[flow/config.mk]
export PLATFORM = sky130hd
export DESIGN_NAME = scr_search
export DESIGN_NICKNAME = scr_search
export VERILOG_FILES = /design/flow/design.v
export SDC_FILE = /design/flow/constraint.sdc
export NUM_CORES = 4
export LEC_CHECK = 0
export CAP_MARGIN = 20
export CELL_PAD_IN_SITES_DETAIL_PLACEMENT = 2
export CELL_PAD_IN_SITES_GLOBAL_PLACEMENT = 2
export CORE_ASPECT_RATIO = 0.84
export CORE_MARGIN = 2
export CORE_UTILIZATION = 25
export GPL_ROUTABILITY_DRIVEN = 1
export MAX_ROUTING_LAYER = met4
export SETUP_SLACK_MARGIN = 0.17
export SLEW_MARGIN = 0
[flow/constraint.sdc]
create_clock -name core_clock -period 14.1 [get_ports {clk}]
set_input_delay 2.8200 -clock core_clock [delete_from_list [all_inputs] [get_ports {clk}]]
set_output_delay 2.8200 -clock core_clock [all_outputs]
set_load 0.01 [all_outputs]
[flow/design.v]
`timescale 1ns / 1ps
module scr_search(clk,rst,start,R_fixed,angle1,adder,error,X,Y,done
    );
wire [13:0] R_LUT[255:0];
wire [13:0] tan_LUT[255:0];
wire [3:0] adder_LUT[255:0];
wire [13:0] sind_LUT[19:0];
assign sind_LUT[0]=14'b00000001001001;
assign sind_LUT[1]=14'b00000001010000;
assign sind_LUT[2]=14'b00000001011000;
assign sind_LUT[3]=14'b00000001011111;
assign sind_LUT[4]=14'b00000001100110;
assign sind_LUT[5]=14'b00000001101110;
assign sind_LUT[6]=14'b00000001110101;
assign sind_LUT[7]=14'b00000001111100;
assign sind_LUT[8]=14'b00000010000100;
assign sind_LUT[9]=14'b00000010001011;
assign sind_LUT[10]=14'b00000010010010;
assign sind_LUT[11]=14'b00000010011010;
assign sind_LUT[12]=14'b00000010100001;
assign sind_LUT[13]=14'b00000010101000;
assign sind_LUT[14]=14'b00000010110000;
assign sind_LUT[15]=14'b00000010110111;
assign sind_LUT[16]=14'b00000010111110;
assign sind_LUT[17]=14'b00000011000110;
assign sind_LUT[18]=14'b00000011001101;
assign sind_LUT[19]=14'b00000011010100;
assign R_LUT[0]=14'b000000000000000;
assign R_LUT[1]=14'b000000010000000;
assign R_LUT[2]=14'b000000100000000;
assign R_LUT[3]=14'b000000110000000;
assign R_LUT[4]=14'b000001000000000;
assign R_LUT[5]=14'b000001010000000;
assign R_LUT[6]=14'b000001100000000;
assign R_LUT[7]=14'b000001110000000;
assign R_LUT[8]=14'b000010000000000;
assign R_LUT[9]=14'b000010010000000;
assign R_LUT[10]=14'b00010100000000;
assign R_LUT[11]=14'b00010110000000;
assign R_LUT[12]=14'b00011000000000;
assign R_LUT[13]=14'b00011010000000;
assign R_LUT[14]=14'b00011100000000;
assign R_LUT[15]=14'b00011110000000;
assign R_LUT[16]=14'b00000010000000;
assign R_LUT[17]=14'b00000010110101;
assign R_LUT[18]=14'b00000100011110;
assign R_LUT[19]=14'b00000110010100;
assign R_LUT[20]=14'b00001000001111;
assign R_LUT[21]=14'b00001010001100;
assign R_LUT[22]=14'b00001100001010;
assign R_LUT[23]=14'b00001110001001;
assign R_LUT[24]=14'b00010000000111;
assign R_LUT[25]=14'b00010010000111;
assign R_LUT[26]=14'b00010100000110;
assign R_LUT[27]=14'b00010110000101;
assign R_LUT[28]=14'b00011000000101;
assign R_LUT[29]=14'b00011010000100;
assign R_LUT[30]=14'b00011100000100;
assign R_LUT[31]=14'b00011110000100;
assign R_LUT[32]=14'b00000100000000;
assign R_LUT[33]=14'b00000100011110;
assign R_LUT[34]=14'b00000101101010;
assign R_LUT[35]=14'b00000111001101;
assign R_LUT[36]=14'b00001000111100;
assign R_LUT[37]=14'b00001010110001;
assign R_LUT[38]=14'b00001100101001;
assign R_LUT[39]=14'b00001110100011;
assign R_LUT[40]=14'b00010000011111;
assign R_LUT[41]=14'b00010010011100;
assign R_LUT[42]=14'b00010100011001;
assign R_LUT[43]=14'b00010110010111;
assign R_LUT[44]=14'b00011000010101;
assign R_LUT[45]=14'b00011010010011;
assign R_LUT[46]=14'b00011100010010;
assign R_LUT[47]=14'b00011110010000;
assign R_LUT[48]=14'b00000110000000;
assign R_LUT[49]=14'b00000110010100;
assign R_LUT[50]=14'b00000111001101;
assign R_LUT[51]=14'b00001000011111;
assign R_LUT[52]=14'b00001010000000;
assign R_LUT[53]=14'b00001011101010;
assign R_LUT[54]=14'b00001101011010;
assign R_LUT[55]=14'b00001111001110;
assign R_LUT[56]=14'b00010001000101;
assign R_LUT[57]=14'b00010010111110;
assign R_LUT[58]=14'b00010100111000;
assign R_LUT[59]=14'b00010110110011;
assign R_LUT[60]=14'b00011000101111;
assign R_LUT[61]=14'b00011010101011;
assign R_LUT[62]=14'b00011100101000;
assign R_LUT[63]=14'b00011110100110;
assign R_LUT[64]=14'b00001000000000;
assign R_LUT[65]=14'b00001000001111;
assign R_LUT[66]=14'b00001000111100;
assign R_LUT[67]=14'b00001010000000;
assign R_LUT[68]=14'b00001011010100;
assign R_LUT[69]=14'b00001100110011;
assign R_LUT[70]=14'b00001110011011;
assign R_LUT[71]=14'b00010000000111;
assign R_LUT[72]=14'b00010001111000;
assign R_LUT[73]=14'b00010011101100;
assign R_LUT[74]=14'b00010101100010;
assign R_LUT[75]=14'b00010111011010;
assign R_LUT[76]=14'b00011001010011;
assign R_LUT[77]=14'b00011011001100;
assign R_LUT[78]=14'b00011101000111;
assign R_LUT[79]=14'b00011111000011;
assign R_LUT[80]=14'b00001010000000;
assign R_LUT[81]=14'b00001010001100;
assign R_LUT[82]=14'b00001010110001;
assign R_LUT[83]=14'b00001011101010;
assign R_LUT[84]=14'b00001100110011;
assign R_LUT[85]=14'b00001110001001;
assign R_LUT[86]=14'b00001111100111;
assign R_LUT[87]=14'b00010001001101;
assign R_LUT[88]=14'b00010010110111;
assign R_LUT[89]=14'b00010100100101;
assign R_LUT[90]=14'b00010110010111;
assign R_LUT[91]=14'b00011000001010;
assign R_LUT[92]=14'b00011010000000;
assign R_LUT[93]=14'b00011011110110;
assign R_LUT[94]=14'b00011101101110;
assign R_LUT[95]=14'b00011111100111;
assign R_LUT[96]=14'b00001100000000;
assign R_LUT[97]=14'b00001100001010;
assign R_LUT[98]=14'b00001100101001;
assign R_LUT[99]=14'b00001101011010;
assign R_LUT[100]=14'b00001110011011;
assign R_LUT[101]=14'b00001111100111;
assign R_LUT[102]=14'b00010000111110;
assign R_LUT[103]=14'b00010010011100;
assign R_LUT[104]=14'b00010100000000;
assign R_LUT[105]=14'b00010101101000;
assign R_LUT[106]=14'b00010111010100;
assign R_LUT[107]=14'b00011001000011;
assign R_LUT[108]=14'b00011010110101;
assign R_LUT[109]=14'b00011100101000;
assign R_LUT[110]=14'b00011110011101;
assign R_LUT[111]=14'b00100000010011;
assign R_LUT[112]=14'b00001110000000;
assign R_LUT[113]=14'b00001110001001;
assign R_LUT[114]=14'b00001110100011;
assign R_LUT[115]=14'b00001111001110;
assign R_LUT[116]=14'b00010000000111;
assign R_LUT[117]=14'b00010001001101;
assign R_LUT[118]=14'b00010010011100;
assign R_LUT[119]=14'b00010011110011;
assign R_LUT[120]=14'b00010101010000;
assign R_LUT[121]=14'b00010110110011;
assign R_LUT[122]=14'b00011000011010;
assign R_LUT[123]=14'b00011010000100;
assign R_LUT[124]=14'b00011011110010;
assign R_LUT[125]=14'b00011101100001;
assign R_LUT[126]=14'b00011111010011;
assign R_LUT[127]=14'b00100001000110;
assign R_LUT[128]=14'b00010000000000;
assign R_LUT[129]=14'b00010000000111;
assign R_LUT[130]=14'b00010000011111;
assign R_LUT[131]=14'b00010001000101;
assign R_LUT[132]=14'b00010001111000;
assign R_LUT[133]=14'b00010010110111;
assign R_LUT[134]=14'b00010100000000;
assign R_LUT[135]=14'b00010101010000;
assign R_LUT[136]=14'b00010110101000;
assign R_LUT[137]=14'b00011000000101;
assign R_LUT[138]=14'b00011001100111;
assign R_LUT[139]=14'b00011011001100;
assign R_LUT[140]=14'b00011100110110;
assign R_LUT[141]=14'b00011110100001;
assign R_LUT[142]=14'b00100000001111;
assign R_LUT[143]=14'b00100010000000;
assign R_LUT[144]=14'b00010010000000;
assign R_LUT[145]=14'b00010010000111;
assign R_LUT[146]=14'b00010010011100;
assign R_LUT[147]=14'b00010010111110;
assign R_LUT[148]=14'b00010011101100;
assign R_LUT[149]=14'b00010100100101;
assign R_LUT[150]=14'b00010101101000;
assign R_LUT[151]=14'b00010110110011;
assign R_LUT[152]=14'b00011000000101;
assign R_LUT[153]=14'b00011001011101;
assign R_LUT[154]=14'b00011010111010;
assign R_LUT[155]=14'b00011100011011;
assign R_LUT[156]=14'b00011110000000;
assign R_LUT[157]=14'b00011111100111;
assign R_LUT[158]=14'b00100001010010;
assign R_LUT[159]=14'b00100010111111;
assign R_LUT[160]=14'b00010100000000;
assign R_LUT[161]=14'b00010100000110;
assign R_LUT[162]=14'b00010100011001;
assign R_LUT[163]=14'b00010100111000;
assign R_LUT[164]=14'b00010101100010;
assign R_LUT[165]=14'b00010110010111;
assign R_LUT[166]=14'b00010111010100;
assign R_LUT[167]=14'b00011000011010;
assign R_LUT[168]=14'b00011001100111;
assign R_LUT[169]=14'b00011010111010;
assign R_LUT[170]=14'b00011100010010;
assign R_LUT[171]=14'b00011101101110;
assign R_LUT[172]=14'b00011111001111;
assign R_LUT[173]=14'b00100000110011;
assign R_LUT[174]=14'b00100010011010;
assign R_LUT[175]=14'b00100100000011;
assign R_LUT[176]=14'b00010110000000;
assign R_LUT[177]=14'b00010110000101;
assign R_LUT[178]=14'b00010110010111;
assign R_LUT[179]=14'b00010110110011;
assign R_LUT[180]=14'b00010111011010;
assign R_LUT[181]=14'b00011000001010;
assign R_LUT[182]=14'b00011001000011;
assign R_LUT[183]=14'b00011010000100;
assign R_LUT[184]=14'b00011011001100;
assign R_LUT[185]=14'b00011100011011;
assign R_LUT[186]=14'b00011101101110;
assign R_LUT[187]=14'b00011111000111;
assign R_LUT[188]=14'b00100000100011;
assign R_LUT[189]=14'b00100010000011;
assign R_LUT[190]=14'b00100011100110;
assign R_LUT[191]=14'b00100101001100;
assign R_LUT[192]=14'b00011000000000;
assign R_LUT[193]=14'b00011000000101;
assign R_LUT[194]=14'b00011000010101;
assign R_LUT[195]=14'b00011000101111;
assign R_LUT[196]=14'b00011001010011;
assign R_LUT[197]=14'b00011010000000;
assign R_LUT[198]=14'b00011010110101;
assign R_LUT[199]=14'b00011011110010;
assign R_LUT[200]=14'b00011100110110;
assign R_LUT[201]=14'b00011110000000;
assign R_LUT[202]=14'b00011111001111;
assign R_LUT[203]=14'b00100000100011;
assign R_LUT[204]=14'b00100001111100;
assign R_LUT[205]=14'b00100011011000;
assign R_LUT[206]=14'b00100100111000;
assign R_LUT[207]=14'b00100110011010;
assign R_LUT[208]=14'b00011010000000;
assign R_LUT[209]=14'b00011010000100;
assign R_LUT[210]=14'b00011010010011;
assign R_LUT[211]=14'b00011010101011;
assign R_LUT[212]=14'b00011011001100;
assign R_LUT[213]=14'b00011011110110;
assign R_LUT[214]=14'b00011100101000;
assign R_LUT[215]=14'b00011101100001;
assign R_LUT[216]=14'b00011110100001;
assign R_LUT[217]=14'b00011111100111;
assign R_LUT[218]=14'b00100000110011;
assign R_LUT[219]=14'b00100010000011;
assign R_LUT[220]=14'b00100011011000;
assign R_LUT[221]=14'b00100100110001;
assign R_LUT[222]=14'b00100110001101;
assign R_LUT[223]=14'b00100111101100;
assign R_LUT[224]=14'b00011100000000;
assign R_LUT[225]=14'b00011100000100;
assign R_LUT[226]=14'b00011100010010;
assign R_LUT[227]=14'b00011100101000;
assign R_LUT[228]=14'b00011101000111;
assign R_LUT[229]=14'b00011101101110;
assign R_LUT[230]=14'b00011110011101;
assign R_LUT[231]=14'b00011111010011;
assign R_LUT[232]=14'b00100000001111;
assign R_LUT[233]=14'b00100001010010;
assign R_LUT[234]=14'b00100010011010;
assign R_LUT[235]=14'b00100011100110;
assign R_LUT[236]=14'b00100100111000;
assign R_LUT[237]=14'b00100110001101;
assign R_LUT[238]=14'b00100111100110;
assign R_LUT[239]=14'b00101001000010;
assign R_LUT[240]=14'b00011110000000;
assign R_LUT[241]=14'b00011110000100;
assign R_LUT[242]=14'b00011110010000;
assign R_LUT[243]=14'b00011110100110;
assign R_LUT[244]=14'b00011111000011;
assign R_LUT[245]=14'b00011111100111;
assign R_LUT[246]=14'b00100000010011;
assign R_LUT[247]=14'b00100001000110;
assign R_LUT[248]=14'b00100010000000;
assign R_LUT[249]=14'b00100010111111;
assign R_LUT[250]=14'b00100100000011;
assign R_LUT[251]=14'b00100101001100;
assign R_LUT[252]=14'b00100110011010;
assign R_LUT[253]=14'b00100111101100;
assign R_LUT[254]=14'b00101001000010;
assign R_LUT[255]=14'b00101010011011;
assign adder_LUT[0]=4'b0010;
assign adder_LUT[1]=4'b0010;
assign adder_LUT[2]=4'b0011;
assign adder_LUT[3]=4'b0010;
assign adder_LUT[4]=4'b0011;
assign adder_LUT[5]=4'b0011;
assign adder_LUT[6]=4'b0100;
assign adder_LUT[7]=4'b0010;
assign adder_LUT[8]=4'b0011;
assign adder_LUT[9]=4'b0011;
assign adder_LUT[10]=4'b0100;
assign adder_LUT[11]=4'b0011;
assign adder_LUT[12]=4'b0100;
assign adder_LUT[13]=4'b0100;
assign adder_LUT[14]=4'b0101;
assign adder_LUT[15]=4'b0010;
assign adder_LUT[16]=4'b0010;
assign adder_LUT[17]=4'b0010;
assign adder_LUT[18]=4'b0011;
assign adder_LUT[19]=4'b0010;
assign adder_LUT[20]=4'b0011;
assign adder_LUT[21]=4'b0011;
assign adder_LUT[22]=4'b0100;
assign adder_LUT[23]=4'b0010;
assign adder_LUT[24]=4'b0011;
assign adder_LUT[25]=4'b0011;
assign adder_LUT[26]=4'b0100;
assign adder_LUT[27]=4'b011;
assign adder_LUT[28]=4'b0100;
assign adder_LUT[29]=4'b0100;
assign adder_LUT[30]=4'b0101;
assign adder_LUT[31]=4'b0010;
assign adder_LUT[32]=4'b0011;
assign adder_LUT[33]=4'b0011;
assign adder_LUT[34]=4'b0100;
assign adder_LUT[35]=4'b0011;
assign adder_LUT[36]=4'b0100;
assign adder_LUT[37]=4'b0100;
assign adder_LUT[38]=4'b0101;
assign adder_LUT[39]=4'b0011;
assign adder_LUT[40]=4'b0100;
assign adder_LUT[41]=4'b0100;
assign adder_LUT[42]=4'b0101;
assign adder_LUT[43]=4'b0100;
assign adder_LUT[44]=4'b0101;
assign adder_LUT[45]=4'b0101;
assign adder_LUT[46]=4'b0110;
assign adder_LUT[47]=4'b0011;
assign adder_LUT[48]=4'b0010;
assign adder_LUT[49]=4'b0010;
assign adder_LUT[50]=4'b0011;
assign adder_LUT[51]=4'b0010;
assign adder_LUT[52]=4'b0011;
assign adder_LUT[53]=4'b0011;
assign adder_LUT[54]=4'b0100;
assign adder_LUT[55]=4'b0010;
assign adder_LUT[56]=4'b0011;
assign adder_LUT[57]=4'b0011;
assign adder_LUT[58]=4'b0100;
assign adder_LUT[59]=4'b0011;
assign adder_LUT[60]=4'b0100;
assign adder_LUT[61]=4'b0100;
assign adder_LUT[62]=4'b0101;
assign adder_LUT[63]=4'b0010;
assign adder_LUT[64]=4'b0011;
assign adder_LUT[65]=4'b0011;
assign adder_LUT[66]=4'b0100;
assign adder_LUT[67]=4'b0011;
assign adder_LUT[68]=4'b0100;
assign adder_LUT[69]=4'b0100;
assign adder_LUT[70]=4'b0101;
assign adder_LUT[71]=4'b0011;
assign adder_LUT[72]=4'b0100;
assign adder_LUT[73]=4'b0100;
assign adder_LUT[74]=4'b0101;
assign adder_LUT[75]=4'b0100;
assign adder_LUT[76]=4'b0101;
assign adder_LUT[77]=4'b0101;
assign adder_LUT[78]=4'b0110;
assign adder_LUT[79]=4'b0011;
assign adder_LUT[80]=4'b0011;
assign adder_LUT[81]=4'b0011;
assign adder_LUT[82]=4'b0100;
assign adder_LUT[83]=4'b0011;
assign adder_LUT[84]=4'b0100;
assign adder_LUT[85]=4'b0100;
assign adder_LUT[86]=4'b0101;
assign adder_LUT[87]=4'b0011;
assign adder_LUT[88]=4'b0100;
assign adder_LUT[89]=4'b0100;
assign adder_LUT[90]=4'b0101;
assign adder_LUT[91]=4'b0100;
assign adder_LUT[92]=4'b0101;
assign adder_LUT[93]=4'b0101;
assign adder_LUT[94]=4'b0110;
assign adder_LUT[95]=4'b0011;
assign adder_LUT[96]=4'b0100;
assign adder_LUT[97]=4'b0100;
assign adder_LUT[98]=4'b0101;
assign adder_LUT[99]=4'b0100;
assign adder_LUT[100]=4'b0101;
assign adder_LUT[101]=4'b0101;
assign adder_LUT[102]=4'b0110;
assign adder_LUT[103]=4'b0100;
assign adder_LUT[104]=4'b0101;
assign adder_LUT[105]=4'b0101;
assign adder_LUT[106]=4'b0110;
assign adder_LUT[107]=4'b0101;
assign adder_LUT[108]=4'b0110;
assign adder_LUT[109]=4'b0110;
assign adder_LUT[110]=4'b0111;
assign adder_LUT[111]=4'b0100;
assign adder_LUT[112]=4'b0010;
assign adder_LUT[113]=4'b0010;
assign adder_LUT[114]=4'b0011;
assign adder_LUT[115]=4'b0010;
assign adder_LUT[116]=4'b0011;
assign adder_LUT[117]=4'b0011;
assign adder_LUT[118]=4'b0100;
assign adder_LUT[119]=4'b0010;
assign adder_LUT[120]=4'b0011;
assign adder_LUT[121]=4'b0011;
assign adder_LUT[122]=4'b0100;
assign adder_LUT[123]=4'b0011;
assign adder_LUT[124]=4'b0100;
assign adder_LUT[125]=4'b0100;
assign adder_LUT[126]=4'b0101;
assign adder_LUT[127]=4'b0010;
assign adder_LUT[128]=4'b0011;
assign adder_LUT[129]=4'b0011;
assign adder_LUT[130]=4'b0100;
assign adder_LUT[131]=4'b0011;
assign adder_LUT[132]=4'b0100;
assign adder_LUT[133]=4'b0100;
assign adder_LUT[134]=4'b0101;
assign adder_LUT[135]=4'b0011;
assign adder_LUT[136]=4'b0100;
assign adder_LUT[137]=4'b0100;
assign adder_LUT[138]=4'b0101;
assign adder_LUT[139]=4'b0100;
assign adder_LUT[140]=4'b0101;
assign adder_LUT[141]=4'b0101;
assign adder_LUT[142]=4'b0110;
assign adder_LUT[143]=4'b0011;
assign adder_LUT[144]=4'b0011;
assign adder_LUT[145]=4'b0011;
assign adder_LUT[146]=4'b0100;
assign adder_LUT[147]=4'b0011;
assign adder_LUT[148]=4'b0100;
assign adder_LUT[149]=4'b0100;
assign adder_LUT[150]=4'b0101;
assign adder_LUT[151]=4'b0011;
assign adder_LUT[152]=4'b0100;
assign adder_LUT[153]=4'b0100;
assign adder_LUT[154]=4'b0101;
assign adder_LUT[155]=4'b0100;
assign adder_LUT[156]=4'b0101;
assign adder_LUT[157]=4'b0101;
assign adder_LUT[158]=4'b0110;
assign adder_LUT[159]=4'b0011;
assign adder_LUT[160]=4'b0100;
assign adder_LUT[161]=4'b0100;
assign adder_LUT[162]=4'b0101;
assign adder_LUT[163]=4'b0100;
assign adder_LUT[164]=4'b0101;
assign adder_LUT[165]=4'b0101;
assign adder_LUT[166]=4'b0110;
assign adder_LUT[167]=4'b0100;
assign adder_LUT[168]=4'b0101;
assign adder_LUT[169]=4'b0101;
assign adder_LUT[170]=4'b0110;
assign adder_LUT[171]=4'b0101;
assign adder_LUT[172]=4'b0110;
assign adder_LUT[173]=4'b0110;
assign adder_LUT[174]=4'b0111;
assign adder_LUT[175]=4'b0100;
assign adder_LUT[176]=4'b0011;
assign adder_LUT[177]=4'b0011;
assign adder_LUT[178]=4'b0100;
assign adder_LUT[179]=4'b0011;
assign adder_LUT[180]=4'b0100;
assign adder_LUT[181]=4'b0100;
assign adder_LUT[182]=4'b0101;
assign adder_LUT[183]=4'b0011;
assign adder_LUT[184]=4'b0100;
assign adder_LUT[185]=4'b0100;
assign adder_LUT[186]=4'b0101;
assign adder_LUT[187]=4'b0100;
assign adder_LUT[188]=4'b0101;
assign adder_LUT[189]=4'b0101;
assign adder_LUT[190]=4'b0110;
assign adder_LUT[191]=4'b0011;
assign adder_LUT[192]=4'b0100;
assign adder_LUT[193]=4'b0100;
assign adder_LUT[194]=4'b0101;
assign adder_LUT[195]=4'b0100;
assign adder_LUT[196]=4'b0101;
assign adder_LUT[197]=4'b0101;
assign adder_LUT[198]=4'b0110;
assign adder_LUT[199]=4'b0100;
assign adder_LUT[200]=4'b0101;
assign adder_LUT[201]=4'b0101;
assign adder_LUT[202]=4'b0110;
assign adder_LUT[203]=4'b0101;
assign adder_LUT[204]=4'b0110;
assign adder_LUT[205]=4'b0110;
assign adder_LUT[206]=4'b0111;
assign adder_LUT[207]=4'b0100;
assign adder_LUT[208]=4'b0100;
assign adder_LUT[209]=4'b0100;
assign adder_LUT[210]=4'b0101;
assign adder_LUT[211]=4'b0100;
assign adder_LUT[212]=4'b0101;
assign adder_LUT[213]=4'b0101;
assign adder_LUT[214]=4'b0110;
assign adder_LUT[215]=4'b0100;
assign adder_LUT[216]=4'b0101;
assign adder_LUT[217]=4'b0101;
assign adder_LUT[218]=4'b0110;
assign adder_LUT[219]=4'b0101;
assign adder_LUT[220]=4'b0110;
assign adder_LUT[221]=4'b0110;
assign adder_LUT[222]=4'b0111;
assign adder_LUT[223]=4'b0100;
assign adder_LUT[224]=4'b0101;
assign adder_LUT[225]=4'b0101;
assign adder_LUT[226]=4'b0110;
assign adder_LUT[227]=4'b0101;
assign adder_LUT[228]=4'b0110;
assign adder_LUT[229]=4'b0110;
assign adder_LUT[230]=4'b0111;
assign adder_LUT[231]=4'b0101;
assign adder_LUT[232]=4'b0110;
assign adder_LUT[233]=4'b0110;
assign adder_LUT[234]=4'b0111;
assign adder_LUT[235]=4'b0110;
assign adder_LUT[236]=4'b0111;
assign adder_LUT[237]=4'b0111;
assign adder_LUT[238]=4'b1000;
assign adder_LUT[239]=4'b0101;
assign adder_LUT[240]=4'b0010;
assign adder_LUT[241]=4'b0010;
assign adder_LUT[242]=4'b00011;
assign adder_LUT[243]=4'b0010;
assign adder_LUT[244]=4'b0011;
assign adder_LUT[245]=4'b0011;
assign adder_LUT[246]=4'b0100;
assign adder_LUT[247]=4'b0010;
assign adder_LUT[248]=4'b0011;
assign adder_LUT[249]=4'b0011;
assign adder_LUT[250]=4'b0100;
assign adder_LUT[251]=4'b0011;
assign adder_LUT[252]=4'b0100;
assign adder_LUT[253]=4'b0100;
assign adder_LUT[254]=4'b0101;
assign adder_LUT[255]=4'b0010;
assign tan_LUT[0]=14'b10110100000000;
assign tan_LUT[1]=14'b10110100000000;
assign tan_LUT[2]=14'b10110100000000;
assign tan_LUT[3]=14'b10110100000000;
assign tan_LUT[4]=14'b10110100000000;
assign tan_LUT[5]=14'b10110100000000;
assign tan_LUT[6]=14'b10110100000000;
assign tan_LUT[7]=14'b10110100000000;
assign tan_LUT[8]=14'b10110100000000;
assign tan_LUT[9]=14'b10110100000000;
assign tan_LUT[10]=14'b10110100000000;
assign tan_LUT[11]=14'b10110100000000;
assign tan_LUT[12]=14'b10110100000000;
assign tan_LUT[13]=14'b10110100000000;
assign tan_LUT[14]=14'b10110100000000;
assign tan_LUT[15]=14'b10110100000000;
assign tan_LUT[16]=14'b00000000000000;
assign tan_LUT[17]=14'b01011010000000;
assign tan_LUT[18]=14'b01111110110111;
assign tan_LUT[19]=14'b10001111001000;
assign tan_LUT[20]=14'b10010111111011;
assign tan_LUT[21]=14'b10011101011000;
assign tan_LUT[22]=14'b10100001000100;
assign tan_LUT[23]=14'b10100011101111;
assign tan_LUT[24]=14'b10100101110000;
assign tan_LUT[25]=14'b10100111010100;
assign tan_LUT[26]=14'b10101000100101;
assign tan_LUT[27]=14'b10101001100111;
assign tan_LUT[28]=14'b10101010011110;
assign tan_LUT[29]=14'b10101011001100;
assign tan_LUT[30]=14'b10101011110101;
assign tan_LUT[31]=14'b10101100010111;
assign tan_LUT[32]=14'b00000000000000;
assign tan_LUT[33]=14'b00110101001000;
assign tan_LUT[34]=14'b01011010000000;
assign tan_LUT[35]=14'b01110000100111;
assign tan_LUT[36]=14'b01111110110111;
assign tan_LUT[37]=14'b10001000011001;
assign tan_LUT[38]=14'b10001111001000;
assign tan_LUT[39]=14'b10010100000110;
assign tan_LUT[40]=14'b10010111111011;
assign tan_LUT[41]=14'b10011010111100;
assign tan_LUT[42]=14'b10011101011000;
assign tan_LUT[43]=14'b10011111011000;
assign tan_LUT[44]=14'b10100001000100;
assign tan_LUT[45]=14'b10100010100000;
assign tan_LUT[46]=14'b10100011101111;
assign tan_LUT[47]=14'b10100100110011;
assign tan_LUT[48]=14'b00000000000000;
assign tan_LUT[49]=14'b00100100110111;
assign tan_LUT[50]=14'b01000011011000;
assign tan_LUT[51]=14'b01011010000000;
assign tan_LUT[52]=14'b01101010010000;
assign tan_LUT[53]=14'b01110110000100;
assign tan_LUT[54]=14'b01111110110111;
assign tan_LUT[55]=14'b10000101100110;
assign tan_LUT[56]=14'b10001010111000;
assign tan_LUT[57]=14'b10001111001000;
assign tan_LUT[58]=14'b10010010100110;
assign tan_LUT[59]=14'b10010101011111;
assign tan_LUT[60]=14'b10010111111011;
assign tan_LUT[61]=14'b10011010000000;
assign tan_LUT[62]=14'b10011011110011;
assign tan_LUT[63]=14'b10011101011000;
assign tan_LUT[64]=14'b00000000000000;
assign tan_LUT[65]=14'b00011100000100;
assign tan_LUT[66]=14'b00110101001000;
assign tan_LUT[67]=14'b01001001101111;
assign tan_LUT[68]=14'b01011010000000;
assign tan_LUT[69]=14'b01100110101011;
assign tan_LUT[70]=14'b01110000100111;
assign tan_LUT[71]=14'b01111000100000;
assign tan_LUT[72]=14'b01111110110111;
assign tan_LUT[73]=14'b10000100000100;
assign tan_LUT[74]=14'b10001000011001;
assign tan_LUT[75]=14'b10001100000010;
assign tan_LUT[76]=14'b10001111001000;
assign tan_LUT[77]=14'b10010001110010;
assign tan_LUT[78]=14'b10010100000110;
assign tan_LUT[79]=14'b10010110001000;
assign tan_LUT[80]=14'b00000000000000;
assign tan_LUT[81]=14'b00010110100111;
assign tan_LUT[82]=14'b00101011100110;
assign tan_LUT[83]=14'b00111101111011;
assign tan_LUT[84]=14'b01001101010100;
assign tan_LUT[85]=14'b01011010000000;
assign tan_LUT[86]=14'b01100100011000;
assign tan_LUT[87]=14'b01101100111011;
assign tan_LUT[88]=14'b01110011111111;
assign tan_LUT[89]=14'b01111001111001;
assign tan_LUT[90]=14'b01111110110111;
assign tan_LUT[91]=14'b10000011000111;
assign tan_LUT[92]=14'b10000110110000;
assign tan_LUT[93]=14'b10001001111011;
assign tan_LUT[94]=14'b10001100101100;
assign tan_LUT[95]=14'b10001111001000;
assign tan_LUT[96]=14'b00000000000000;
assign tan_LUT[97]=14'b00010010111011;
assign tan_LUT[98]=14'b00100100110111;
assign tan_LUT[99]=14'b00110101001000;
assign tan_LUT[100]=14'b01000011011000;
assign tan_LUT[101]=14'b01001111100111;
assign tan_LUT[102]=14'b01011010000000;
assign tan_LUT[103]=14'b01100010110011;
assign tan_LUT[104]=14'b01101010010000;
assign tan_LUT[105]=14'b01110000100111;
assign tan_LUT[106]=14'b01110110000100;
assign tan_LUT[107]=14'b01111010110001;
assign tan_LUT[108]=14'b01111110110111;
assign tan_LUT[109]=14'b10000010011100;
assign tan_LUT[110]=14'b10000101100110;
assign tan_LUT[111]=14'b10001000011001;
assign tan_LUT[112]=14'b00000000000000;
assign tan_LUT[113]=14'b00010000010000;
assign tan_LUT[114]=14'b00011111111001;
assign tan_LUT[115]=14'b00101110011001;
assign tan_LUT[116]=14'b00111011011111;
assign tan_LUT[117]=14'b01000111000100;
assign tan_LUT[118]=14'b01010001001100;
assign tan_LUT[119]=14'b01011010000000;
assign tan_LUT[120]=14'b01100001101000;
assign tan_LUT[121]=14'b01101000010000;
assign tan_LUT[122]=14'b01101110000001;
assign tan_LUT[123]=14'b01110011000011;
assign tan_LUT[124]=14'b01110111011111;
assign tan_LUT[125]=14'b01111011011001;
assign tan_LUT[126]=14'b01111110110111;
assign tan_LUT[127]=14'b10000001111101;
assign tan_LUT[128]=14'b00000000000000;
assign tan_LUT[129]=14'b00001110010000;
assign tan_LUT[130]=14'b00011100000100;
assign tan_LUT[131]=14'b00101001000111;
assign tan_LUT[132]=14'b00110101001000;
assign tan_LUT[133]=14'b01000000000000;
assign tan_LUT[134]=14'b01001001101111;
assign tan_LUT[135]=14'b01010010010111;
assign tan_LUT[136]=14'b01011010000000;
assign tan_LUT[137]=14'b01100000101110;
assign tan_LUT[138]=14'b01100110101011;
assign tan_LUT[139]=14'b01101011111100;
assign tan_LUT[140]=14'b01110000100111;
assign tan_LUT[141]=14'b01110100110010;
assign tan_LUT[142]=14'b01111000100000;
assign tan_LUT[143]=14'b01111011110110;
assign tan_LUT[144]=14'b00000000000000;
assign tan_LUT[145]=14'b00001100101011;
assign tan_LUT[146]=14'b00011001000011;
assign tan_LUT[147]=14'b00100100110111;
assign tan_LUT[148]=14'b00101111111011;
assign tan_LUT[149]=14'b00111010000110;
assign tan_LUT[150]=14'b01000011011000;
assign tan_LUT[151]=14'b01001011110000;
assign tan_LUT[152]=14'b01010011010001;
assign tan_LUT[153]=14'b01011010000000;
assign tan_LUT[154]=14'b01100000000001;
assign tan_LUT[155]=14'b01100101011010;
assign tan_LUT[156]=14'b01101010010000;
assign tan_LUT[157]=14'b01101110100111;
assign tan_LUT[158]=14'b01110010100001;
assign tan_LUT[159]=14'b01110110000100;
assign tan_LUT[160]=14'b00000000000000;
assign tan_LUT[161]=14'b00001011011010;
assign tan_LUT[162]=14'b00010110100111;
assign tan_LUT[163]=14'b00100001011001;
assign tan_LUT[164]=14'b00101011100110;
assign tan_LUT[165]=14'b00110101001000;
assign tan_LUT[166]=14'b00111101111011;
assign tan_LUT[167]=14'b01000101111110;
assign tan_LUT[168]=14'b01001101010100;
assign tan_LUT[169]=14'b01010011111110;
assign tan_LUT[170]=14'b01011010000000;
assign tan_LUT[171]=14'b01011111011100;
assign tan_LUT[172]=14'b01100100011000;
assign tan_LUT[173]=14'b01101000110111;
assign tan_LUT[174]=14'b01101100111011;
assign tan_LUT[175]=14'b01110000100111;
assign tan_LUT[176]=14'b00000000000000;
assign tan_LUT[177]=14'b00001010011000;
assign tan_LUT[178]=14'b00010100100111;
assign tan_LUT[179]=14'b00011110100000;
assign tan_LUT[180]=14'b00100111111101;
assign tan_LUT[181]=14'b00110000111000;
assign tan_LUT[182]=14'b00111001001110;
assign tan_LUT[183]=14'b01000000111100;
assign tan_LUT[184]=14'b01001000000011;
assign tan_LUT[185]=14'b01001110100101;
assign tan_LUT[186]=14'b01010100100011;
assign tan_LUT[187]=14'b01011010000000;
assign tan_LUT[188]=14'b01011110111110;
assign tan_LUT[189]=14'b01100011100001;
assign tan_LUT[190]=14'b01100111101011;
assign tan_LUT[191]=14'b01101011011111;
assign tan_LUT[192]=14'b00000000000000;
assign tan_LUT[193]=14'b00001001100001;
assign tan_LUT[194]=14'b00010010111011;
assign tan_LUT[195]=14'b00011100000100;
assign tan_LUT[196]=14'b00100100110111;
assign tan_LUT[197]=14'b00101101001111;
assign tan_LUT[198]=14'b00110101001000;
assign tan_LUT[199]=14'b00111100100000;
assign tan_LUT[200]=14'b01000011011000;
assign tan_LUT[201]=14'b01001001101111;
assign tan_LUT[202]=14'b01001111100111;
assign tan_LUT[203]=14'b01010101000001;
assign tan_LUT[204]=14'b01011010000000;
assign tan_LUT[205]=14'b01011110100101;
assign tan_LUT[206]=14'b01100010110011;
assign tan_LUT[207]=14'b01100110101011;
assign tan_LUT[208]=14'b00000000000000;
assign tan_LUT[209]=14'b00001000110011;
assign tan_LUT[210]=14'b00010001011111;
assign tan_LUT[211]=14'b00011001111111;
assign tan_LUT[212]=14'b00100010001101;
assign tan_LUT[213]=14'b00101010000100;
assign tan_LUT[214]=14'b00110001100011;
assign tan_LUT[215]=14'b00111000100110;
assign tan_LUT[216]=14'b00111111001101;
assign tan_LUT[217]=14'b01000101011000;
assign tan_LUT[218]=14'b01001011001000;
assign tan_LUT[219]=14'b01010000011110;
assign tan_LUT[220]=14'b01010101011010;
assign tan_LUT[221]=14'b01011010000000;
assign tan_LUT[222]=14'b01011110001111;
assign tan_LUT[223]=14'b01100010001010;
assign tan_LUT[224]=14'b00000000000000;
assign tan_LUT[225]=14'b00001000001010;
assign tan_LUT[226]=14'b00010000010000;
assign tan_LUT[227]=14'b00011000001100;
assign tan_LUT[228]=14'b00011111111001;
assign tan_LUT[229]=14'b00100111010011;
assign tan_LUT[230]=14'b00101110011001;
assign tan_LUT[231]=14'b00110101001000;
assign tan_LUT[232]=14'b00111011011111;
assign tan_LUT[233]=14'b01000001011110;
assign tan_LUT[234]=14'b01000111000100;
assign tan_LUT[235]=14'b01001100010100;
assign tan_LUT[236]=14'b01010001001100;
assign tan_LUT[237]=14'b01010101110000;
assign tan_LUT[238]=14'b01011010000000;
assign tan_LUT[239]=14'b01011101111100;
assign tan_LUT[240]=14'b00000000000000;
assign tan_LUT[241]=14'b00000111101000;
assign tan_LUT[242]=14'b00001111001100;
assign tan_LUT[243]=14'b00010110100111;
assign tan_LUT[244]=14'b00011101110111;
assign tan_LUT[245]=14'b00100100110111;
assign tan_LUT[246]=14'b00101011100110;
assign tan_LUT[247]=14'b00110010000010;
assign tan_LUT[248]=14'b00111000001001;
assign tan_LUT[249]=14'b00111101111011;
assign tan_LUT[250]=14'b01000011011000;
assign tan_LUT[251]=14'b01001000100000;
assign tan_LUT[252]=14'b01001101010100;
assign tan_LUT[253]=14'b01010001110101;
assign tan_LUT[254]=14'b01010110000011;
assign tan_LUT[255]=14'b01011010000000;
input clk;
input rst;
input start;
input [13:0] R_fixed ;
input [13:0] angle1;
input [3:0] adder;
input [4:0] error;
output [3:0] X;
output [3:0] Y;
output done;
reg [13:0] data_outR; 
reg [13:0] data_outtan; 
reg [3:0] data_outadder; 
reg [7:0] count;
reg [9:0] globalcount;
reg [13:0] temp;
reg [3:0] X;
reg [3:0] Y;
reg [13:0] temp_tan;
reg busy;
reg done;
always@(posedge clk)
begin
	if(rst)
	begin
		busy = 1'b0;
		done = 1'b0;
	end
	else if(!busy)
	begin
		if(start)
		begin
			busy = 1'b1;
			done = 1'b0;
			count = 8'b00000000;
			globalcount = 10'b0000000000;
			temp_tan = 14'b11111111111111;
			X = 4'b0000;
			Y = 4'b0000;
		end
	end
	else if(globalcount < 764)
	begin
	globalcount=globalcount+1;
	if(globalcount==1 || globalcount==4 || globalcount==7 || globalcount==10 || globalcount==13 || globalcount==16 || globalcount==19 || globalcount==22 || globalcount==25 || globalcount==28 || globalcount==31 || globalcount==34 || globalcount==37 || globalcount==40 || globalcount==43 || globalcount==46 || globalcount==49 || globalcount==52 || globalcount==55 || globalcount==58 || globalcount==61 || globalcount==64 || globalcount==67 || globalcount==70 || globalcount==73 || globalcount==76 || globalcount==79 || globalcount==82 || globalcount==85 || globalcount==88 || globalcount==91 || globalcount==94 || globalcount==97 ||globalcount==100 || globalcount==103 || globalcount==106 || globalcount==109 || globalcount==112 || globalcount==115 || globalcount==118 || globalcount==121 || globalcount==124 || globalcount==127 || globalcount==130 || globalcount==133 || globalcount==136 || globalcount==139 || globalcount==142 || globalcount==145 || globalcount==148 || globalcount==151 || globalcount==154 || globalcount==157 || globalcount==160 || globalcount==163 || globalcount==166 || globalcount==169 || globalcount==172 || globalcount==175 || globalcount==178 || globalcount==181 || globalcount==184 || globalcount==187 || globalcount==190 || globalcount==193 || globalcount==196 || globalcount==199 || globalcount==202 || globalcount==205 || globalcount==208 || globalcount==211 || globalcount==214 || globalcount==217 || globalcount==220 || globalcount==223 || globalcount==226 || globalcount==229 || globalcount==232 || globalcount==235 || globalcount==238 || globalcount==241 || globalcount==244 || globalcount==247 || globalcount==250 || globalcount==253 || globalcount==256 || globalcount==259 || globalcount==262 || globalcount==265 || globalcount==268 || globalcount==271 || globalcount==274 || globalcount==277 || globalcount==280 || globalcount==283 || globalcount==286 || globalcount==289 || globalcount==292 || globalcount==295 || globalcount==298 || globalcount==301 || globalcount==304 || globalcount==307 || globalcount==310 || globalcount==313 || globalcount==316 || globalcount==319 || globalcount==322 || globalcount==325 || globalcount==328 || globalcount==331 || globalcount==334 || globalcount==337 || globalcount==340 || globalcount==343 || globalcount==346 || globalcount==349 || globalcount==352 || globalcount==355 || globalcount==358 || globalcount==361 || globalcount==364 || globalcount==367 || globalcount==370 || globalcount==373 || globalcount==376 || globalcount==379 || globalcount==382 || globalcount==385 || globalcount==388 || globalcount==391 || globalcount==394 || globalcount==397 || globalcount==400 || globalcount==403 || globalcount==406 || globalcount==409 || globalcount==412 || globalcount==415 || globalcount==418 || globalcount==421 || globalcount==424 || globalcount==427 || globalcount==430 || globalcount==433 || globalcount==436 || globalcount==439 || globalcount==442 || globalcount==445 || globalcount==448 || globalcount==451 || globalcount==454 || globalcount==457 || globalcount==460 || globalcount==463 ||globalcount==466 || globalcount==469 || globalcount==472 || globalcount==475 || globalcount==478 || globalcount==481 || globalcount==484 || globalcount==487 || globalcount==490 || globalcount==493 || globalcount==496 || globalcount==499 || globalcount==502 || globalcount==505 || globalcount==508 || globalcount==511 || globalcount==514 || globalcount==517 || globalcount==520 || globalcount==523 || globalcount==526 || globalcount==529 || globalcount==532 || globalcount==535 || globalcount==538 || globalcount==541 || globalcount==544 || globalcount==547 || globalcount==550 || globalcount==553 || globalcount==556 || globalcount==559 || globalcount==562 || globalcount==565 || globalcount==568 || globalcount==571 || globalcount==574 || globalcount==577 || globalcount==580 || globalcount==583 || globalcount==586 || globalcount==589 || globalcount==592 || globalcount==595 || globalcount==598 || globalcount==601 || globalcount==604 || globalcount==607 || globalcount==610 || globalcount==613 || globalcount==616 || globalcount==619 || globalcount==622 || globalcount==625 || globalcount==628 || globalcount==631 || globalcount==634 || globalcount==637 || globalcount==640 || globalcount==643 || globalcount==646 || globalcount==649 || globalcount==652 || globalcount==655 || globalcount==658 || globalcount==661 || globalcount==664 || globalcount==667 || globalcount==670 || globalcount==673 || globalcount==676 || globalcount==679 || globalcount==682 || globalcount==685 || globalcount==688 || globalcount==691 || globalcount==694 || globalcount==697 || globalcount==700 || globalcount==703 || globalcount==706 || globalcount==709 || globalcount==712 || globalcount==715 || globalcount==718 || globalcount==721 || globalcount==724 || globalcount==727 || globalcount==730 ||globalcount==733 ||globalcount==736 || globalcount==739 || globalcount==742 || globalcount==745 || globalcount==748 || globalcount==751 || globalcount==754 || globalcount==757 || globalcount==760 || globalcount==763) 
	begin
		count = count + 8'b00000001;
		data_outR = R_LUT[count];
		data_outadder = adder_LUT[count];
		data_outtan = tan_LUT[count];
		temp=(data_outtan>angle1)?(data_outtan-angle1):(angle1-data_outtan);
		if(data_outR < R_fixed  && data_outadder < adder && (temp)< sind_LUT[error])
		begin
			if ( temp < temp_tan  ) 
			begin
				  temp_tan=temp;
				  X[3:0] = count[7:4];
				  Y[3:0] = count[3:0];
			end
			end	
		end
	end
	else
	begin
		busy = 1'b0;
		done = 1'b1;
	end
end
endmodule
[flow/run.sh]
#!/bin/bash
# the make line also repeats each setting of config.mk as NAME=value (left out here)
make -C /OpenROAD-flow-scripts/flow DESIGN_CONFIG=/design/flow/config.mk WORK_HOME=/design/flow/orfs CLKGATE_MAP_FILE= finish
==> results of run 1 <==
-- final cells by class --
cell class | count | area (sq um)
Clock inverter | 3 | 43.8
Multi-Input combinational cell | 1516 | 9880
Inverter | 70 | 263
Fill cell | 5682 | 33900
Antenna cell | 4 | 10.0
Timing Repair Buffer | 130 | 1100
Sequential cell | 42 | 1240
Tap cell | 637 | 797
Clock buffer | 5 | 125
-- per-stage QoR --
step | total power [mW] | instances | area, sq um | setup slack, ns | utilization (%)
after detailed placement | 1.47 | 2392 | 13200 | 2.34 | 28.0
after global placement | 1.45 | 2390 | 13200 | 2.66 | 28.0
final | 1.66 | 2407 | 13500 | 2.71 | 28.4
after floorplan | 0.985 | 1792 | 12000 | 4.61 | -
after CTS | 1.63 | 2400 | 13400 | 2.34 | 28.4
after global routing | 1.75 | 2405 | 13500 | 2.18 | 28.4
-- per-layer routing --
| metal | global-route usage (%) | vias up |
|---|---|---|
| li1 | - | 6902 |
| met1 | 49.9 | 8658 |
| met2 | 56.3 | 1273 |
| met3 | 10.2 | 385 |
| met4 | 21.3 | 0 |
| met5 | - | - |
==> COMMIT_EDITMSG, run 1 <==
Refresh implementation metrics

- Post-synthesis simple-gate area fraction: 33.6%
* Fin. Hold Viols: 0
- Proportion of synthesized chip area in sequential cells: 10.4%
- Total Routing Usage GR: 39.2%
- RR Endpoint: X[3]$_SDFFCE_PN0P_
- Die outline height: 205 um
- Sequential cell fraction of total power: 10.6%
* Detailed-route vias per instance: 7.15
- The clock network accounts for 8.8% of the total power.
* Number of warnings in the stage logs: 47
* Shortest period the worst path allows: 11.39 ns
- The clock network consumes a total of 0.146 mW.
- Hold analysis shows the worst path with a depth of 2.
- The internal portion of the total power is 0.698 mW.
- The highest layer touched by signal routing is met4.
- Synthesized-area fraction occupied by adder cells: 7.76%
- Note, the detailed placer reported a final HPWL of about 72000 um.
- The worst setup path is launched from a flop.
- Async S/R FF share, synth: 0%
* Core Box Area: 47300 sq um
- The highest clock rate this design can be run at is 87.8 MHz.
- Buffers placed on the I/O ports in this run total 48.
* TNS Setup: 0 ns
- Floorplan net count: 1905
- On the critical path the data arrives at 11.36 ns.
* Cells in synth_stat.txt: 1792
- Largest net degree at the start of global routing: 36
* Critical path class: reg2reg
- Total count of max-transition violations in the final report: 0
- Number of antenna violations at the first check in global routing: 2
* Routed wl met3: 11000 um
* Metal1 wirelength: 39800 um
- Worst Setup End Kind: flop
- In the detailed route, the total length drawn on met2 is 39400 um.
* Synthesized area per cell: 6.68 sq um
- The final timing report counts setup violations totalling 0.
* Total wire length: 96900 um
- The total overflow left after global routing is 0.
* Clk pin slew, worst setup/hold paths: 0.08 ns
* Slew headroom: 20.6%
- Ys Warns: 1
* Vias post-DR: 17200
- The synthesized netlist devotes 2.82% of its cell area to XOR and XNOR gates.
- For the worst setup path, the data required time is 14.07 ns.
- In this run the maximum-capacitance check reported violations numbering 0.
- Yosys instantiated no cell more often than sky130_fd_sc_hd__nor2_1.
- Worst R2R Path Depth: 34
- Measured along the x axis, the die boundary spans about 240 um.
* Post-synthesis register bit count: ~42
- Worst Hold Slack: 0.514 ns
* Critical Path Source: count[0]$_SDFFCE_PN0P_
- The transition time recorded at the tightest slew-check pin is 1.18 ns.
- Broken down by cell family, the worst path's largest delay share belongs to simple AND/OR/NAND/NOR gates.
- Critical path destination: X[3]$_SDFFCE_PN0P_
- Sw Ratio: 57.8%
* Vias in the first global route: 17200
- H-Tree Level Count: 2
- Post-route DRC violation count: 0
- Register-to-register path setup slack: 2.71 ns
- Top cell area share: 10.0%
- Starting density of the core: 25.3%
- The commonest cells after synthesis are sky130_fd_sc_hd__nor2_1, sky130_fd_sc_hd__nand2_1, sky130_fd_sc_hd__a21oi_1.
* Post-synth top flop: sky130_fd_sc_hd__edfxtp_1
- Share of cell area taken by muxes after synthesis: 1.91%
- Per the synthesis report, the number of distinct cell types is 100.
* Power of the sequential group: 0.176 mW
* Final GP Congestion: 1.07
- CTS-repair resized insts: 0
* Final clock skew: 0.00969 ns
* Total number of cells along the worst setup path: 34
- The synthesized design spends more area on one cell type than any other, namely sky130_fd_sc_hd__edfxtp_1.
- Worst min path class: reg2reg
- Insertion delay of the later-clocked pin in the worst-skew pair: 0.31 ns
- The worst path uses 80.8% of the clock period.
* Switching power total: 0.957 mW
* Count of nets left with antenna violations after detail routing: 0
* Leakage power: about 5.2 nW
- On the worst path, the slowest cell contributes a delay of between 0.8 and 0.9 ns.
- TritonCTS built the clock tree.
- Summing the areas of all compound-gate instances in the mapped netlist gives 35.5% of the synthesized area.
* Sinks on the clock net: about 42
* CP bufs+invs: 4
- Number of detailed-route iterations in the first pass: 7
- Number of buffers inserted to repair setup after CTS: 0
- Die ar.: 49700 sq um
- The tree is rooted in a sky130_fd_sc_hd__clkbuf_16.
- For the worst min-delay path, the startpoint reported by OpenROAD is done$_SDFFE_PP0P_.
* Power consumed by combinational cells: 1.33 mW
* PwrDens: approximately 120 nW/um^2
* Clock buffers created by TritonCTS: 5
- The floorplan report gives the top-level pin count as 49.
- The flow ran to the end and the layout has no timing, DRC or antenna violations.
- Largest non-sequential cell family by area: AND-OR/OR-AND gates
* Final layout net count: 1878
* Post-synthesis cell count: 1792
* Hold Path Sink: done$_SDFFE_PP0P_
- Ranked by power, first place goes to combinational logic.
- The cell area that synthesis handed to floorplanning was 12000 sq um.
- The area growth from synthesis to layout is 12.4%.
- Wire length per cell: a little over 40 um
* Total cell area reported by yosys after synthesis: 12000 sq um
* Reg2Reg Launch Point: count[0]$_SDFFCE_PN0P_
- Setup repair after global routing missed its margin: false
- Portion of total power attributed to combinational logic: around 81%
- Post-CTS Hold Fix Bufs: 0
- Critical path's slowest cell: sky130_fd_sc_hd__nor3_1
* Cells taking the most area after synthesis: sky130_fd_sc_hd__edfxtp_1, sky130_fd_sc_hd__ha_1, sky130_fd_sc_hd__a21oi_1
* Cell Rows: approximately 73
* EDFF count, synth: 40
- Wire length of the first global-routing pass: 136000 um
- The first routing iteration left 2486 violations.
* Largest fanout on the critical path: 32
- Maximum vdd ir drop: 0.0000551 V
- In this run the deepest clock path goes through 2 buffers.
==> inputs of run 2 (changes only) <==
Settings changed: CELL_PAD_IN_SITES_DETAIL_PLACEMENT 2 to default, CELL_PAD_IN_SITES_GLOBAL_PLACEMENT 2 to default, CORE_ASPECT_RATIO 0.84 to default, CORE_UTILIZATION 25 to 59, GPL_ROUTABILITY_DRIVEN 1 to default, MAX_ROUTING_LAYER met4 to default, SETUP_SLACK_MARGIN 0.17 to 2.2, SLEW_MARGIN 0 to 20.
Clock period 14.1 ns to 8.28 ns, I/O delays scaled along.
==> COMMIT_EDITMSG, run 2 <==
Refresh implementation metrics

* Ys Warns: 1 (unchanged)
- Most numerous cell in the Yosys netlist: sky130_fd_sc_hd__nor2_1
- The number of nets in the synthesized netlist came to 1905 (unchanged).
- The first error in the log reads "[ERROR GRT-0116] Global routing finished with congestion. Check the congestion regions in the DRC Viewer".
* Die ar.: 21400 sq um (-57%)
- The portion of synthesized cell area occupied by the leading cell type came to 10.0% (unchanged).
- Residual overflow from global routing: 184
* Post-synthesis register bit count: 42 (unchanged)
* Die outline height: 146 um (-28%)
- Post-synthesis cell count: 1792 (unchanged)
* Share of cell area taken by muxes after synthesis: 1.91% (unchanged)
* Clock buffers created by TritonCTS: 5 (unchanged)
* Cell chosen for the clock root: sky130_fd_sc_hd__clkbuf_16
- The average size of a mapped cell came to 6.68 sq um (unchanged).
- The weighted congestion reported at the end of routability-driven placement was 1.49 (+39%).
- Async S/R FF share, synth: 0% (unchanged)
- Post-synthesis simple-gate area fraction: 33.6% (unchanged)
* EDFF count, synth: 40 (unchanged)
* Post-synth top flop: sky130_fd_sc_hd__edfxtp_1
* Synthesized-area fraction occupied by xor and xnor cells: 2.82% (unchanged)
- Cell Rows: 52 (-29%)
- Post-synth top area cell: sky130_fd_sc_hd__edfxtp_1
* Cells taking the most area after synthesis: sky130_fd_sc_hd__edfxtp_1, sky130_fd_sc_hd__ha_1, sky130_fd_sc_hd__a21oi_1
- Post-CTS Hold Fix Bufs: 0 (unchanged)
* Total Routing Usage GR: about three quarters
- Total cell area reported by yosys after synthesis: 12000 sq um (unchanged)
- Proportion of synthesized chip area in sequential cells: 10.4% (unchanged)
- Sinks on the clock net: 42 (unchanged)
- The detailed placement HPWL came to 51500 um (-29%).
* Stage where the run ended: global routing (5_1_grt)
- The total standard cell area after synthesis came to 12000 sq um (unchanged).
- Buffer depth of the longest clock path: 2 (unchanged)
- Count of input and output buffers: 48 (unchanged)
* Io pins: 49 (unchanged)
- Starting density of the core: 59.5% (+34 points)
- Count of different cell masters after synthesis: 100 (unchanged)
- H-Tree Level Count: 2 (unchanged)
* Run status: aborted with a tool error
- Die span in x: 146 um (-40%)
- The area of the core came to 20100 sq um (-58%).
- Largest non-sequential cell family by area: AND-OR/OR-AND gates
- The number of cell instances after yosys synthesis came to 1792 (unchanged).
* Synthesized-area fraction occupied by adder cells: 7.76% (unchanged)
- Compound-cell area share of the yosys netlist: 35.5% (unchanged)
- Most used standard cells in the synthesized netlist: sky130_fd_sc_hd__nor2_1, sky130_fd_sc_hd__nand2_1, sky130_fd_sc_hd__a21oi_1
==> run 2: metrics by stage <==
| stage | worst slack, ns | std cells | util [%] | cell area (sq um) |
|---|---|---|---|---|
| 2_1_floorplan | 0.372 | 1792 | - | 12200 |
| 3_5_place_dp | -0.383 | 2216 | 72.1 | 14500 |
| 3_3_place_gp | -0.146 | 2216 | 72.1 | 14500 |
| 4_1_cts | 0.297 | 2283 | 80.0 | 16100 |
==> run 2: per-layer routing <==
| metal | GRT overflow | GRT usage [%] |
|---|---|---|
| met5 | 0 | 35.2 |
| met4 | 73 | 70.9 |
| met3 | 9 | 63.5 |
| met2 | 97 | 90.5 |
| met1 | 5 | 78.1 |
==> run 2: repair_timing <==
action	4_1_cts
setup buffers	54
pin swaps	42
endpoints found under the hold margin	0
gates cloned	5
gates resized	195
setup endpoints to repair	34
==> inputs of run 3 (changes only) <==
Settings changed: CORE_UTILIZATION 59 to 56, CTS_CLUSTER_SIZE from default to 42, HOLD_SLACK_MARGIN from default to 0.29, PLACE_DENSITY from default to 0.45, SETUP_SLACK_MARGIN 2.2 to -0.58.
Clock period 8.28 ns to 6.35 ns, I/O delays scaled along.
==> COMMIT_EDITMSG, run 3 <==
Refresh implementation metrics

* Cell chosen for the clock root: sky130_fd_sc_hd__clkbuf_16
- The number of nets in the synthesized netlist came to 1905 (unchanged).
- The average size of a mapped cell came to 6.68 sq um (unchanged).
- The number of distinct standard cells referenced by the synthesized netlist was 100 (unchanged).
* Sinks on the clock net: 42 (unchanged)
- Synthesized-area fraction occupied by adder cells: 7.76% (unchanged)
* Post-synthesis cell count: 1792 (unchanged)
- Cells in synth_stat.txt: 1792 (unchanged)
* Proportion of synthesized chip area in sequential cells: 10.4% (unchanged)
* Top cell area share: 10.0% (unchanged)
* H-Tree Level Count: 2 (unchanged)
* Async S/R FF share, synth: 0% (unchanged)
* Post-synthesis register bit count: 42 (unchanged)
- The and-or/or-and share of the synthesized area is 35.5% (unchanged).
- Final GP Congestion: 1.49 (about the same)
- The multiplexer fraction of the synthesized cell area is 1.91% (unchanged).
- For this run, the total global-route usage over all layers was measured as 80.0%.
* Synthesized-area fraction occupied by xor and xnor cells: 2.82% (unchanged)
- Most used standard cells in the synthesized netlist: sky130_fd_sc_hd__nor2_1, sky130_fd_sc_hd__nand2_1, sky130_fd_sc_hd__a21oi_1
- The flow did not finish.
* Io pins: 49 (unchanged)
* Starting density of the core: 56.9% (-2.6 points)
* Netlist area before placement: 12000 sq um (unchanged)
- Die span in x: 150 um (+2.6%)
- The number of enable-type register cells in the synthesized netlist was 40 (unchanged).
* Stage where the run ended: global routing (5_1_grt)
- Among all flip-flop cells after synthesis, the most frequent one is sky130_fd_sc_hd__edfxtp_1.
- The area of the core was 21000 sq um (+4.6%).
- The floorplan die area came to 22600 sq um (+5.2%).
- Post-synthesis simple-gate area fraction: 33.6% (unchanged)
* Cell Rows: 53 (+1.9%)
- The maximum number of buffers from clock root to sink came to 2 (unchanged).
- Residual overflow from global routing: roughly 290
* Clock buffers created by TritonCTS: 5 (unchanged)
- The total cell area reported by yosys after synthesis was 12000 sq um (unchanged).
* Tool error: [ERROR GRT-0116] Global routing finished with congestion. Check the congestion regions in the DRC Viewer.
- The yosys synthesis warning count came to 1 (unchanged).
* Cells taking the most area after synthesis: sky130_fd_sc_hd__edfxtp_1, sky130_fd_sc_hd__ha_1, sky130_fd_sc_hd__a21oi_1
- The post-placement cell count was 2592 (+17%).
- Half-perimeter wire length of the detailed placement result: 59300 um (+15%)
- Largest non-sequential cell family by area: AND-OR/OR-AND gates
- Sorting the Yosys area breakdown by cell type puts at the top sky130_fd_sc_hd__edfxtp_1.
- The post-cts hold-fix buffer tally was 0 (unchanged).
- Die outline height: 150 um (+2.6%)
* Most numerous cell in the Yosys netlist: sky130_fd_sc_hd__nor2_1
- The quantity of I/O buffers inserted on ports was 48 (unchanged).
[run 3: through the flow]
stage	setup TNS [ns]	area (sq um)	total power, mW	worst slack, ns	utilization, %
4_1_cts	-38.41	18200	4.39	-1.75	86.5
2_1_floorplan	-34.27	12200	2.25	-1.56	-
3_5_place_dp	-48.46	17200	3.85	-2.18	82.0
3_3_place_gp	-39.80	17200	3.72	-1.81	82.0
[run 3: routing by layer]
layer	GRT usage, %	GRT overflow
met5	41.8	6
met4	79.3	121
met3	66.9	17
met2	94.4	134
met1	79.8	7
[run 3: repair_timing]
| action | in CTS |
|---|---|
| buffers inserted | 36 |
| cloned | 2 |
| pin swaps | 16 |
| resized | 91 |
| endpoints found under the setup margin | 22 |
==> inputs of run 4 (changes only) <==
Settings changed: CELL_PAD_IN_SITES_DETAIL_PLACEMENT from default to 0, CELL_PAD_IN_SITES_GLOBAL_PLACEMENT from default to 2, CORE_ASPECT_RATIO from default to 0.7, CORE_UTILIZATION 56 to 25, CTS_CLUSTER_SIZE 42 to default, GPL_ROUTABILITY_DRIVEN from default to 1, GPL_TIMING_DRIVEN from default to 0, HOLD_SLACK_MARGIN 0.29 to default, MAX_ROUTING_LAYER from default to met4, PLACE_DENSITY 0.45 to default, SETUP_SLACK_MARGIN -0.58 to 0.17, SLEW_MARGIN 20 to 0.
Clock period 6.35 ns to 14.1 ns, I/O delays scaled along.
==> COMMIT_EDITMSG, run 4 <==
Refresh implementation metrics

- Starting density of the core: 25.2% (-32 points)
- The first global-routing pass estimated 145000 um of wire.
- Per the timing report, the achievable frequency comes out to 79.8 MHz.
- The number of distinct standard cells referenced by the synthesized netlist is 100 (unchanged).
* Worst Max-Slew Pin Slew: 1.45 ns
- Async S/R FF share, synth: 0% (unchanged)
- Maximum vdd ir drop: approximately 0.00008 V
* Final period util: ~89%
- After synthesis, the cell types taking the most area are sky130_fd_sc_hd__edfxtp_1, sky130_fd_sc_hd__ha_1, sky130_fd_sc_hd__a21oi_1.
- Run status: no timing/DRC/antenna violations
- Ys Warns: 1 (unchanged)
- The number of buffers created by CTS was 5 (unchanged).
- Gate Area: 9810 sq um
- Per the detail_route report, vias per standard cell equal 7.18.
* Critical path's slowest cell: sky130_fd_sc_hd__clkbuf_1
- Residual overflow from global routing: 0
- Least setup slack across all paths after layout: 1.56 ns
- Max-cap violations in this run came to 0.
- Slew headroom: 3.62%
- Req. time, crit path: about 14 ns
* Compound-cell area share of the yosys netlist: 35.5% (unchanged)
- Post-synthesis register bit count: 42 (unchanged)
- Vias in the first global route: ~16000
- Count of input and output buffers: 45 (-6.3%)
- Number of antenna violations at the first check in global routing: 15
- Post-synth top flop: sky130_fd_sc_hd__edfxtp_1
* Shortest period the worst path allows: 12.54 ns
- Most numerous cell in the Yosys netlist: sky130_fd_sc_hd__nor2_1
- The xor and xnor area share after synthesis was 2.82% (unchanged).
- For the worst-skew pair, the clock arrives at the later sink with an insertion delay of 0.29 ns.
- RR Endpoint: Y[3]$_SDFFCE_PN0P_
* Count of nets left with antenna violations after detail routing: 0
* Synthesized-area fraction occupied by adder cells: 7.76% (unchanged)
* Share of cell area taken by muxes after synthesis: 1.91% (unchanged)
- Cells fill 28.7% of the core in the end.
* Most used standard cells in the synthesized netlist: sky130_fd_sc_hd__nor2_1, sky130_fd_sc_hd__nand2_1, sky130_fd_sc_hd__a21oi_1
- Largest incremental delay on the critical path: 0.91 ns
- Setup slack at placement: 2.32 ns (+4.50 ns)
* Number of detailed-route iterations in the first pass: 8
- Floorplan net count: 1905 (unchanged)
- Critical Path Source: count[1]$_SDFFCE_PN0P_
- Netlist area before placement: 12000 sq um (unchanged)
- The sequential fraction of the synthesis area is 10.4% (unchanged).
- EDFF count, synth: 40 (unchanged)
- Reg2Reg Launch Point: count[1]$_SDFFCE_PN0P_
- OpenSTA lists the critical path endpoint as Y[3]$_SDFFCE_PN0P_.
* Leakage power: 5.21 nW
- Cell family with most CP delay: simple AND/OR/NAND/NOR gates
- Global routing used 43.6% of the available tracks across all layers.
- Total cell area reported by yosys after synthesis: 12000 sq um (unchanged)
* Sinks on the clock net: 42 (unchanged)
- The last timing report of the flow puts the setup violation total at 0.
- Per the post-CTS timing run, clock transition at the registers of the reported paths is 0.07 ns.
* Critical path class: reg2reg
- Net switching is 59.7% of the power.
- Half-perimeter wire length of the detailed placement result: 87300 um (+47%)
- The horizontal die dimension came to 266 um (+77%).
* Register cell area after layout: 1240 sq um
- Buffer depth of the longest clock path: 2 (unchanged)
- All stages included, the depth of the critical timing path comes to 34.
* Portion of total power attributed to combinational logic: 82.9%
- Filler cell count in the final layout: 5359
- Post-route DRC violation count: 0
- Synthesis-to-layout area growth: 13.8%
- Number of warnings in the stage logs: 47
- The deepest level of the CTS H-tree was 2 (unchanged).
- The synthesized instance count came to 1792 (unchanged).
- Hold Path Sink: done$_SDFFE_PP0P_
- Wire length per cell: 43.5 um
* Launching element type of the critical path: flop
- The power report attributes to the sequential group a share of between 10% and 20%.
- PwrDens: between 100 and 150 nW/um^2
- TritonCTS clock tree: built
- Total count of max-transition violations in the final report: 0
- The number of rows in the core area is 67 (+26%).
- Dominant power group: combinational logic
* Number of stages on the worst hold path: 2
* Launch instance of the worst min-delay path: done$_SDFFE_PP0P_
- Synthesized area per cell: 6.68 sq um (unchanged)
- The tree is rooted in a sky130_fd_sc_hd__clkbuf_16.
* Final clock skew: 0.00964 ns
- Die ar.: 49700 sq um (+120%)
* Total clock network power: 0.118 mW
- Final GP Congestion: 1.10 (-27%)
* CP bufs+invs: 4
* Register-to-register path setup slack: 1.56 ns
* Number of DRC violations after detailed-routing iteration 0: 2955
- Of all cell types, the one taking the most synthesized area is sky130_fd_sc_hd__edfxtp_1.
* Power of the sequential group: roughly 0.17 mW
* Largest non-sequential cell family by area: AND-OR/OR-AND gates
- Setup repair after global routing missed its margin: false
- The post-synthesis share of cell area spent on and, or, nand and nor gates is 33.6% (unchanged).
* Worst Setup End Kind: flop
- Clock network fraction of total power: 7.1%
- Io pins: 49 (unchanged)
- Final layout net count: between 1500 and 2000
- Total wire length: 109000 um
* Worst min path class: reg2reg
- The data arrival time reported for the critical path is 12.52 ns.
- Largest net degree at the start of global routing: 18
- Top cell area share: 10.0% (unchanged)
- Summed over all combinational cells, the power is 1.38 mW.
* Largest fanout on the critical path: 17
* Cells in synth_stat.txt: 1792 (unchanged)
* Number of buffers inserted to repair setup after CTS: 0 (-100%)
- Die outline height: 187 um (+25%)
* Worst R2R Path Depth: 34
* Fin. Hold Viols: 0
- Cell internal power dissipation: 0.671 mW
* Switching power total: 0.992 mW
- Vias post-DR: 18000
* Post-CTS Hold Fix Bufs: 0 (unchanged)
- The area of the core was 47500 sq um (+130%).
- The quantity of gates resized following cts is 0 (-100%).
[run 4: final cells by class]
| class | count | area share, % |
|---|---|---|
| Multi-Input combinational cell | 1516 | 72.0 |
| Sequential cell | 42 | 9.11 |
| Tap cell | 621 | 5.70 |
| Buffer | 164 | 5.07 |
| Timing Repair Buffer | 70 | 4.72 |
| Inverter | 70 | 1.93 |
| Clock buffer | 5 | 0.918 |
| Antenna cell | 21 | 0.386 |
| Clock inverter | 3 | 0.174 |
[run 4: layer usage]
| metal | up-vias | wire, um | global-route usage (%) |
|---|---|---|---|
| met5 | - | 0 | - |
| met4 | 0 | 4630 | 15.0 |
| met3 | 317 | 19500 | 25.7 |
| met2 | 1665 | 38300 | 51.9 |
| met1 | 8898 | 46800 | 58.6 |
| li1 | 7156 | - | - |
[run 4: metrics by stage]
stage | power, mW | instances | hold WS [ns] | area [sq um] | setup TNS (ns)
2_1_floorplan | 0.985 | 1792 | 0.515 | 12000 | 0
3_3_place_gp | 1.47 | 2458 | 0.486 | 13200 | -37.53
3_5_place_dp | 1.47 | 2478 | 0.505 | 13400 | 0
4_1_cts | 1.60 | 2486 | 0.515 | 13500 | 0
5_1_grt | 1.75 | 2507 | 0.571 | 13600 | 0
6_report | 1.66 | 2512 | 0.506 | 13600 | 0
Power is estimated from default activity; no workload was simulated.
